== run A ==
Design battleship, start of the top module:
module battleship(
input wire clk,
input wire rst,  
input wire ARDUINO_A0,    
input wire ARDUINO_A1,    
input wire ARDUINO_A2,    
input wire ARDUINO_A3,    
output reg ARDUINO_IO0,   
output reg ARDUINO_IO1,   
output reg ARDUINO_IO2,   
output reg ARDUINO_IO6,   
output reg ARDUINO_IO7,   
output reg ARDUINO_IO8,   
output reg ARDUINO_IO9,   
output reg ARDUINO_IO10,  
output reg ARDUINO_IO11,  
output reg ARDUINO_A4,  
output reg ARDUINO_A5,  
output reg PMOD1_D0_P,  
output reg PMOD1_D0_N,  
output reg PMOD1_D1_P,  
output reg PMOD1_D1_N,  
output reg PMOD1_D2_P,  
output reg PMOD1_D2_N,  
output reg PMOD2_D0_P,  
output reg PMOD2_D0_N,  
output reg PMOD2_D1_P,  
output reg PMOD2_D2_P,  
output reg PMOD2_D2_N,  
output reg PMOD2_D3_P,  
output reg ARDUINO_IO3,   
output reg ARDUINO_IO4,   
output reg ARDUINO_IO5    
);
Size: ~1,200 cells after synthesis, about 190 flip-flops, roughly 32 I/O pins, ~9600 sq um of cells after synthesis.
make LEC_CHECK=0 CAP_MARGIN=0 CORE_MARGIN=2 CORE_UTILIZATION=72 CTS_CLUSTER_DIAMETER=398 CTS_CLUSTER_SIZE=36 MAX_ROUTING_LAYER=met4 MIN_ROUTING_LAYER=met1 SETUP_SLACK_MARGIN=1.38 SLEW_MARGIN=20 finish   # period 4.6 ns
run.sh (not shown) runs the stock make flow with config.mk's settings and CLKGATE_MAP_FILE=.
What run B does differently from run A at the input level:
==> flow/config.mk <==
export PLATFORM = sky130hd
export DESIGN_NAME = battleship
export DESIGN_NICKNAME = battleship
export VERILOG_FILES = /design/flow/design.v
export SDC_FILE = /design/flow/constraint.sdc
export NUM_CORES = 4
export LEC_CHECK = 0
export CAP_MARGIN = 20
export CORE_MARGIN = 2
export CORE_UTILIZATION = 52
export CTS_CLUSTER_DIAMETER = 336
export CTS_CLUSTER_SIZE = 99
export MAX_ROUTING_LAYER = met4
export MIN_ROUTING_LAYER = met1
export PLACE_DENSITY_LB_ADDON = 0.03
export SETUP_SLACK_MARGIN = -0.26
export SLEW_MARGIN = 20
--- outcome ---
- Count of plain and timing-repair buffers (lower): run B
- Changes observed in run B relative to run A: final wirelength dropped about 4%; total of fill cells in the finished design up 110%; final critical-path setup slack fell 0.46 ns.
Edits applied to the flow inputs when going from run B to run C:
==> flow/config.mk <==
export PLATFORM = sky130hd
export DESIGN_NAME = battleship
export DESIGN_NICKNAME = battleship
export VERILOG_FILES = /design/flow/design.v
export SDC_FILE = /design/flow/constraint.sdc
export NUM_CORES = 4
export LEC_CHECK = 0
export CAP_MARGIN = 20
export CORE_ASPECT_RATIO = 1.96
export CORE_MARGIN = 2
export CORE_UTILIZATION = 52
export CTS_CLUSTER_DIAMETER = 362
export CTS_CLUSTER_SIZE = 100
export MAX_ROUTING_LAYER = met4
export MIN_ROUTING_LAYER = met1
export PLACE_DENSITY_LB_ADDON = 0.03
export SETUP_SLACK_MARGIN = 1.26
export SLEW_MARGIN = 20
[summary]
In terms of worst setup skew after layout, run B and run C differ only marginally.
Run comparison: run B endpoint of the worst setup timing path gameLogicState[3]; run C endpoint of the worst setup timing path playerTwoSHIPSBoard[1][0]
Status: storage element area parity (run C, run B)
Changes observed in run C relative to run B: routability congestion estimate fell by 3.2%; sequential cell area share -0.76 points.
Relative to run C, the following input files were edited for run D:
-- flow/config.mk --
<<< run C, line 7
export LEC_CHECK = 0
export CAP_MARGIN = 20
export CORE_ASPECT_RATIO = 1.96
export CORE_MARGIN = 2
export CORE_UTILIZATION = 52
export CTS_CLUSTER_DIAMETER = 362
export CTS_CLUSTER_SIZE = 100
export MAX_ROUTING_LAYER = met4
export MIN_ROUTING_LAYER = met1
>>> run D, line 7
export LEC_CHECK = 0
export CAP_MARGIN = 20
export CORE_ASPECT_RATIO = 0.5
export CORE_MARGIN = 10
export CORE_UTILIZATION = 52
export CTS_CLUSTER_DIAMETER = 63
export CTS_CLUSTER_SIZE = 45
export MAX_ROUTING_LAYER = met4
export MIN_ROUTING_LAYER = met1
Results
Per the comparison of run D with run C, power consumption dropped about 1%, largest stage delay on the critical path barely changed, cell area after placement barely changed.
No activity file was given, so power comes from the tool's default toggle rates.
